v49:
// uart_edge_detection
module uart_edge_detection (
    input logic clk,           
    input logic rst_n,         
    input logic uart_rx,       
    output logic uart_tx,      
    output logic led_rx,       
    output logic led_tx,       
    output logic data_ready    
);
For scale: roughly 180 flip-flops, about 7 I/O pins.
export LEC_CHECK = 0
export ABC_AREA = 1
export CAP_MARGIN = 20
export CORE_ASPECT_RATIO = 0.69
export CORE_MARGIN = 2
export CORE_UTILIZATION = 72
export CTS_CLUSTER_DIAMETER = 188
export CTS_CLUSTER_SIZE = 99
export PLACE_DENSITY = 0.38
export SETUP_SLACK_MARGIN = 1.18
export SLEW_MARGIN = 20
export TNS_END_PERCENT = 20
create_clock -name core_clock -period 14.8 [get_ports {clk}]
run.sh (not shown) runs the stock make flow with config.mk's settings and CLKGATE_MAP_FILE=.
#### Input delta (v52 over v49)
# v49
export LEC_CHECK = 0
export ABC_AREA = 1
export CAP_MARGIN = 20
export CORE_ASPECT_RATIO = 0.69
export CORE_MARGIN = 2
export CORE_UTILIZATION = 72
export CTS_CLUSTER_DIAMETER = 188
export CTS_CLUSTER_SIZE = 99
export PLACE_DENSITY = 0.38
export SETUP_SLACK_MARGIN = 1.18
export SLEW_MARGIN = 20
export TNS_END_PERCENT = 20
create_clock -name core_clock -period 14.8 [get_ports {clk}]
# v52
export LEC_CHECK = 0
export CAP_MARGIN = 20
export CORE_MARGIN = 2
export CORE_UTILIZATION = 40
export SLEW_MARGIN = 20
create_clock -name core_clock -period 20.0 [get_ports {clk}]
Notes after the runs:
v52 vs v49 — worst path buffer plus inverter count rose 1.
Compared with v49, v52 shows final standard cell area without fillers higher by 0.90%.
Between v49 and v52, portion of the post-synthesis area used by sequential elements increased.
Edits applied to the flow inputs when going from v52 to v6:
# v52
export LEC_CHECK = 0
export CAP_MARGIN = 20
export CORE_MARGIN = 2
export CORE_UTILIZATION = 40
export SLEW_MARGIN = 20
create_clock -name core_clock -period 20.0 [get_ports {clk}]
# v6
export LEC_CHECK = 0
export CAP_MARGIN = 20
export CELL_PAD_IN_SITES_DETAIL_PLACEMENT = 2
export CORE_MARGIN = 7
export CORE_UTILIZATION = 40
export CTS_CLUSTER_DIAMETER = 307
export CTS_CLUSTER_SIZE = 99
export SETUP_SLACK_MARGIN = -1.88
export SLEW_MARGIN = 20
export TNS_END_PERCENT = 15
create_clock -name core_clock -period 20.0 [get_ports {clk}]
Results
- v6: all stages complete, timing, DRC and antenna checks passed
- Changes observed in v6 relative to v52: core box area lower, first-pass GRT wire length shows an increase of about 40%, number of cells on the worst hold path shows an increase of 2.
- Of the two values seen for endpoint of the worst setup timing path, uart_tx was produced by v6 and uart_transmitter.tx_shift[3] by v52.
> inputs changed (v6 -> v31)
# v6
export LEC_CHECK = 0
export CAP_MARGIN = 20
export CELL_PAD_IN_SITES_DETAIL_PLACEMENT = 2
export CORE_MARGIN = 7
export CORE_UTILIZATION = 40
export CTS_CLUSTER_DIAMETER = 307
export CTS_CLUSTER_SIZE = 99
export SETUP_SLACK_MARGIN = -1.88
export SLEW_MARGIN = 20
export TNS_END_PERCENT = 15
create_clock -name core_clock -period 20.0 [get_ports {clk}]
# v31
export LEC_CHECK = 0
export ABC_AREA = 1
export CAP_MARGIN = 20
export CORE_MARGIN = 7
export CORE_UTILIZATION = 40
export CTS_CLUSTER_DIAMETER = 383
export CTS_CLUSTER_SIZE = 99
export SETUP_SLACK_MARGIN = 5.0
export SLEW_MARGIN = 20
export TNS_END_PERCENT = 20
create_clock -name core_clock -period 20.0 [get_ports {clk}]
Compared with v6, in v31 sequential share of layout area fell 0.24 points; number of well-tap cells placed rose 6. The combined buffer and inverter count along the critical path reported for v31 is greater than that of v6 by 1. [compare] base=v6 new=v31: count of cell types in the netlist shrank by 36%; count of standard-cell rows went up by 1; smallest hold slack increased by 0.0069 ns relative to the old numbers. Compared to v6, the router laid down less metal wire for v31.
Input-level comparison between v55 and v31:
# v31
export LEC_CHECK = 0
export ABC_AREA = 1
export CAP_MARGIN = 20
export CORE_MARGIN = 7
export CORE_UTILIZATION = 40
export CTS_CLUSTER_DIAMETER = 383
export CTS_CLUSTER_SIZE = 99
export SETUP_SLACK_MARGIN = 5.0
export SLEW_MARGIN = 20
export TNS_END_PERCENT = 20
create_clock -name core_clock -period 20.0 [get_ports {clk}]
# v55
export LEC_CHECK = 0
export ABC_AREA = 1
export CAP_MARGIN = 20
export CELL_PAD_IN_SITES_GLOBAL_PLACEMENT = 2
export CORE_MARGIN = 2
export CORE_UTILIZATION = 67
export CTS_CLUSTER_DIAMETER = 224
export GPL_TIMING_DRIVEN = 1
export MIN_ROUTING_LAYER = met2
export PLACE_DENSITY_LB_ADDON = 0.18
export SETUP_SLACK_MARGIN = 5.0
export SLEW_MARGIN = 0
export TNS_END_PERCENT = 15
create_clock -name core_clock -period 20.0 [get_ports {clk}]
## What came out
Chip area estimate from yosys synthesis: v31 vs v55 identical
Comparing v55 against v31, there is no change at all in mux contribution to synthesized area.
v55: die area about 46% below v31
On row count: between v31 and v55, it ends up lower for v55.
Re die span in x: v31 and v55 aren't equal, and the lower value belongs to v55.
Vertical die dimension (v31 / v55): 1.4
v55: it failed with a tool error in global placement without I/O (3_1_place_gp_skip_io), so there are no final results.
Number of synthesized register bits: v31 vs v55 — no meaningful difference
> inputs changed (v55 -> v16)
# v55
export LEC_CHECK = 0
export ABC_AREA = 1
export CAP_MARGIN = 20
export CELL_PAD_IN_SITES_GLOBAL_PLACEMENT = 2
export CORE_MARGIN = 2
export CORE_UTILIZATION = 67
export CTS_CLUSTER_DIAMETER = 224
export GPL_TIMING_DRIVEN = 1
export MIN_ROUTING_LAYER = met2
export PLACE_DENSITY_LB_ADDON = 0.18
export SETUP_SLACK_MARGIN = 5.0
export SLEW_MARGIN = 0
export TNS_END_PERCENT = 15
create_clock -name core_clock -period 20.0 [get_ports {clk}]
# v16
export LEC_CHECK = 0
export CAP_MARGIN = 20
export CORE_MARGIN = 2
export CORE_UTILIZATION = 67
export SLEW_MARGIN = 20
create_clock -name core_clock -period 5.88 [get_ports {clk}]
v16 completed; timing, DRC and antenna clean. Synthesized area: v55 and v16 compared, higher one is v55. Diff v55 -> v16 | fraction of the mapped netlist area in simple logic gates | decrease of 1.3 points. v16 and v55 ended up with roughly the same async set-or-reset flop fraction in the synthesized netlist. For the die area, v16 came in 140 um2 lower than v55 did. v55 -> v16: number of standard cells reported by yosys decreased by a few percent.


Starting RTL as in the previous note.
Design uart_edge_detection, start of the top module:
module uart_edge_detection (
    input logic clk,           
    input logic rst_n,         
    input logic uart_rx,       
    output logic uart_tx,      
    output logic led_rx,       
    output logic led_tx,       
    output logic data_ready    
);
make LEC_CHECK=0 CAP_MARGIN=35 CELL_PAD_IN_SITES_DETAIL_PLACEMENT=1 CELL_PAD_IN_SITES_GLOBAL_PLACEMENT=0 CORE_ASPECT_RATIO=0.5 CORE_MARGIN=2 CORE_UTILIZATION=21 CTS_CLUSTER_DIAMETER=240 CTS_CLUSTER_SIZE=91 HOLD_SLACK_MARGIN=0.11 PLACE_DENSITY_LB_ADDON=0.19 SLEW_MARGIN=20 finish   # period 3.81 ns
The baseline completed with no timing, DRC or antenna violations.
Then changed:
Settings changed: CAP_MARGIN 35 to 20, CELL_PAD_IN_SITES_DETAIL_PLACEMENT 1 to default, CELL_PAD_IN_SITES_GLOBAL_PLACEMENT 0 to default, CORE_ASPECT_RATIO 0.5 to default, CORE_UTILIZATION 21 to 40, CTS_CLUSTER_DIAMETER 240 to default, CTS_CLUSTER_SIZE 91 to default, HOLD_SLACK_MARGIN 0.11 to default, PLACE_DENSITY_LB_ADDON 0.19 to default.
Clock period 3.81 ns to 5.74 ns, I/O delays scaled along.
Result: The new run completed with no timing, DRC or antenna violations; fmax increases by 2.2%; routed wire length came out lower by 16%; sequential share of layout area grows by 1.8 points; worst setup slack gets better by 2000 ps; global-route usage goes up by 6.5 points.


== job 104 ==
uart_edge_detection again, from the RTL that the note above started with.
==> flow/design.v (excerpt) <==
module uart_edge_detection (
    input logic clk,           
    input logic rst_n,         
    input logic uart_rx,       
    output logic uart_tx,      
    output logic led_rx,       
    output logic led_tx,       
    output logic data_ready    
);
export LEC_CHECK = 0
export ABC_AREA = 1
export CAP_MARGIN = 20
export CORE_ASPECT_RATIO = 0.69
export CORE_MARGIN = 2
export CORE_UTILIZATION = 72
export CTS_CLUSTER_DIAMETER = 188
export CTS_CLUSTER_SIZE = 99
export SLEW_MARGIN = 20
export TNS_END_PERCENT = 20
create_clock -name core_clock -period 14.8 [get_ports {clk}]
Setup changes, job 104 to job 105
diff --git a/flow/config.mk b/flow/config.mk
--- a/flow/config.mk
+++ b/flow/config.mk
@@ -9,8 +9,7 @@
 export CAP_MARGIN = 20
-export CORE_ASPECT_RATIO = 0.69
 export CORE_MARGIN = 2
 export CORE_UTILIZATION = 72
-export CTS_CLUSTER_DIAMETER = 188
-export CTS_CLUSTER_SIZE = 99
+export CTS_CLUSTER_SIZE = 71
+export PLACE_DENSITY = 0.38
+export SETUP_SLACK_MARGIN = 0.41
 export SLEW_MARGIN = 20
-export TNS_END_PERCENT = 20
==> flow/constraint.sdc <==
create_clock -name core_clock -period 3.19 [get_ports {clk}]
set_input_delay 0.6380 -clock core_clock [delete_from_list [all_inputs] [get_ports {clk}]]
set_output_delay 0.6380 -clock core_clock [all_outputs]
set_load 0.01 [all_outputs]
[summary]
Between job 105 and job 104, it is job 105 whose post-cts gate resize count is higher, by 56. Run comparison: job 105 launching element of the worst setup path image_data[33]; job 104 launching element of the worst setup path uart_transmitter.tx. Job 105 falls short of job 104 in final standard cell area without fillers. Via count of the first global-routing pass (job 104 / job 105): 0.866. As far as max-capacitance violation count goes, job 104 and job 105 are indistinguishable; the numbers are identical. Comparing job 104 and job 105, the lower non-clock buffering overhead in the final layout was measured on job 104. Job 105 vs job 104: length of routed met3 wiring down by more than 10%. Compared with job 104, job 105 shows a final core utilization that is 7.5 points higher. Going from job 104 to job 105, the area of the multi-input gates was found to have gone up by about 3%. Job 105: done, clean on timing, DRC and antenna. Job 105 vs. job 104: synthesis-to-layout area growth moved up, number of placed cells counting well taps moved up, number of buffer and inverter instances along the worst setup path moved up.


The RTL this note starts from:
==> flow/design.v <==
module uart_tx #(
    parameter BAUD_DIV = 434
) (
    input logic clk,
    input logic rst_n,
    input logic tx_start,
    input logic [7:0] data_in,
    output logic tx_busy,
    output logic tx
);
    logic [9:0] tx_shift;   
    logic [3:0] bit_count;
    logic [11:0] baud_counter;
    logic tx_active;
    always_ff @(posedge clk or negedge rst_n) begin
        if (!rst_n) begin
            tx_active <= 0;
            baud_counter <= 0;
            tx_busy <= 0;
            tx <= 1;   
        end else begin
            if (tx_start && !tx_active) begin
                tx_active <= 1;
                tx_shift <= {1'b1, data_in, 1'b0};   
                baud_counter <= BAUD_DIV;
                bit_count <= 0;
                tx_busy <= 1;
            end else if (tx_active) begin
                if (baud_counter == 0) begin
                    baud_counter <= BAUD_DIV;
                    tx <= tx_shift[0];   
                    tx_shift <= {1'b1, tx_shift[9:1]};   
                    bit_count <= bit_count + 1;
                    if (bit_count == 9) begin   
                        tx_active <= 0;
                        tx_busy <= 0;
                    end
                end else begin
                    baud_counter <= baud_counter - 1;
                end
            end
        end
    end
endmodule
module uart_rx #(
    parameter BAUD_DIV = 434   
) (
    input logic clk,
    input logic rst_n,
    input logic rx,
    output logic [7:0] data_out,
    output logic data_valid,
	 	output logic [7:0] leds
);
    logic [11:0] baud_counter;
    logic [3:0] bit_count;
    logic [7:0] rx_shift;
    logic rx_active;
    always_ff @(posedge clk or negedge rst_n) begin
        if (!rst_n) begin
            baud_counter <= 0;
            bit_count <= 0;
            rx_active <= 0;
            data_valid <= 0;
            rx_shift <= 8'b0;   
        end else begin
            if (!rx_active && !rx) begin
                rx_active <= 1;
                baud_counter <= BAUD_DIV / 2;
                bit_count <= 0;
                rx_shift <= 8'b0;   
            end else if (rx_active) begin
                if (baud_counter == 0) begin
                    baud_counter <= BAUD_DIV;
                    if (bit_count < 9) begin
                        rx_shift <= {rx, rx_shift[7:1]};   
                        bit_count <= bit_count + 1;
                    end else begin
                        rx_active <= 0;
                        data_out <= rx_shift;  
								leds <= rx_shift;
                        data_valid <= 1;
                    end
                end else begin
                    baud_counter <= baud_counter - 1;
                end
            end else begin
                data_valid <= 0;
            end
        end
    end
endmodule
module uart_edge_detection (
    input logic clk,           
    input logic rst_n,         
    input logic uart_rx,       
    output logic uart_tx,      
    output logic led_rx,       
    output logic led_tx,       
    output logic data_ready    
);
    parameter CLOCK_FREQ = 50000000;    
    parameter BAUD_RATE  = 115200;
    parameter BAUD_DIV   = CLOCK_FREQ / BAUD_RATE;
    parameter THRESHOLD  = 4;           
    logic [7:0] rx_data;
    logic rx_done;
    logic [7:0] processed_data;
    logic tx_start;
    logic tx_busy;
    logic [7:0] image_data [0:63];     
    logic [7:0] conv_result [0:35];    
    logic [5:0] rx_counter;            
    logic [5:0] tx_counter;            
    typedef enum logic [1:0] {IDLE, RECEIVE, PROCESS, SEND} state_t;
    state_t state, next_state;
    uart_rx #(
        .BAUD_DIV(BAUD_DIV)
    ) uart_receiver (
        .clk(clk),
        .rst_n(rst_n),
        .rx(uart_rx),
        .data_out(rx_data),
        .data_valid(rx_done)
    );
    uart_tx #(
        .BAUD_DIV(BAUD_DIV)
    ) uart_transmitter (
        .clk(clk),
        .rst_n(rst_n),
        .tx_start(tx_start),
        .data_in(processed_data),
        .tx_busy(tx_busy),
        .tx(uart_tx)
    );
    always_ff @(posedge clk or negedge rst_n) begin
        if (!rst_n)
            state <= IDLE;
        else
            state <= next_state;
    end
    always_comb begin
        case (state)
            IDLE:      next_state = (rx_done) ? RECEIVE : IDLE;
            RECEIVE:   next_state = (rx_counter == 6'd63 && rx_done) ? PROCESS : RECEIVE;
            PROCESS:   next_state = SEND;
            SEND:      next_state = (tx_counter == 6'd36 && !tx_busy) ? IDLE : SEND;
            default:   next_state = IDLE;
        endcase
    end
    always_ff @(posedge clk or negedge rst_n) begin
        if (!rst_n) begin
            rx_counter <= 6'd0;
        end else if ((state == IDLE || state == RECEIVE) && rx_done) begin
            image_data[rx_counter] <= rx_data;
            rx_counter <= rx_counter + 1;
        end else if (state == IDLE) begin
            rx_counter <= 6'd0;
        end
    end
    integer i, j, k, l;
    reg [3:0] sum;
    always_ff @(posedge clk or negedge rst_n) begin
        if (!rst_n) begin
            for (i = 0; i < 36; i = i + 1)
                conv_result[i] <= 8'd0;
        end else if (state == PROCESS) begin
            for (i = 0; i < 6; i = i + 1) begin
                for (j = 0; j < 6; j = j + 1) begin
                    sum = 0;
                    for (k = 0; k < 3; k = k + 1) begin
                        for (l = 0; l < 3; l = l + 1) begin
                            sum = sum + image_data[(i + k) * 8 + (j + l)][0];
                        end
                    end
                    conv_result[i * 6 + j] <= (sum >= THRESHOLD) ? 8'b1 : 8'b0;
                end
            end
        end
    end
    always_ff @(posedge clk or negedge rst_n) begin
        if (!rst_n) begin
            tx_counter <= 6'd0;
            tx_start <= 1'b0;
            processed_data <= 8'd0;
        end else if (state == SEND) begin
            if (!tx_busy && !tx_start) begin
                tx_start <= 1'b1;
                processed_data <= conv_result[tx_counter];
                tx_counter <= tx_counter + 1;
            end else if (tx_start && tx_busy) begin
                tx_start <= 1'b0;
            end
        end else begin
            tx_counter <= 6'd0;
            tx_start <= 1'b0;
        end
    end
    always_ff @(posedge clk or negedge rst_n) begin
        if (!rst_n) begin
            led_rx <= 1'b0;
            led_tx <= 1'b0;
            data_ready <= 1'b0;
        end else begin
            led_rx <= (state == RECEIVE) ? rx_done : 1'b0;
            led_tx <= (state == SEND) ? ~tx_busy : 1'b0;
            data_ready <= (state == SEND);  
        end
    end
endmodule
==> flow/config.mk <==
export PLATFORM = sky130hd
export DESIGN_NAME = uart_edge_detection
export DESIGN_NICKNAME = uart_edge_detection
export VERILOG_FILES = /design/flow/design.v
export SDC_FILE = /design/flow/constraint.sdc
export NUM_CORES = 4
export LEC_CHECK = 0
export CAP_MARGIN = 35
export CELL_PAD_IN_SITES_DETAIL_PLACEMENT = 1
export CELL_PAD_IN_SITES_GLOBAL_PLACEMENT = 0
export CORE_MARGIN = 2
export CORE_UTILIZATION = 58
export CTS_CLUSTER_DIAMETER = 240
export CTS_CLUSTER_SIZE = 99
export HOLD_SLACK_MARGIN = 0.11
export PLACE_DENSITY = 0.89
export SLEW_MARGIN = 20
export TNS_END_PERCENT = 15
==> flow/constraint.sdc <==
create_clock -name core_clock -period 3.81 [get_ports {clk}]
set_input_delay 0.7620 -clock core_clock [delete_from_list [all_inputs] [get_ports {clk}]]
set_output_delay 0.7620 -clock core_clock [all_outputs]
set_load 0.01 [all_outputs]
The starting point finished but failed the layout checks on setup timing.
Rerun with:
- CAP_MARGIN: 35 -> 20
- CELL_PAD_IN_SITES_DETAIL_PLACEMENT: 1 -> unset
- CELL_PAD_IN_SITES_GLOBAL_PLACEMENT: 0 -> unset
- CORE_UTILIZATION: 58 -> 31
- CTS_CLUSTER_DIAMETER: 240 -> unset
- CTS_CLUSTER_SIZE: 99 -> unset
- HOLD_SLACK_MARGIN: 0.11 -> unset
- PLACE_DENSITY: 0.89 -> unset
- TNS_END_PERCENT: 15 -> unset
- clock period: 3.81 -> 5.74 ns (I/O delays scaled with it)
Outcome: This time the run went through all stages and came out clean. Clock skew stays flat. Via count came out lower by 24%. Area after synthesis does not change. Combinational power fell by 48%. Core utilization fell by 30 points. Worst setup slack gets better by 2.5 ns. Wire length falls by 48%. Cell count increases by 15%. Global-route usage fell by 30 points.
No activity file was given, so power comes from the tool's default toggle rates.
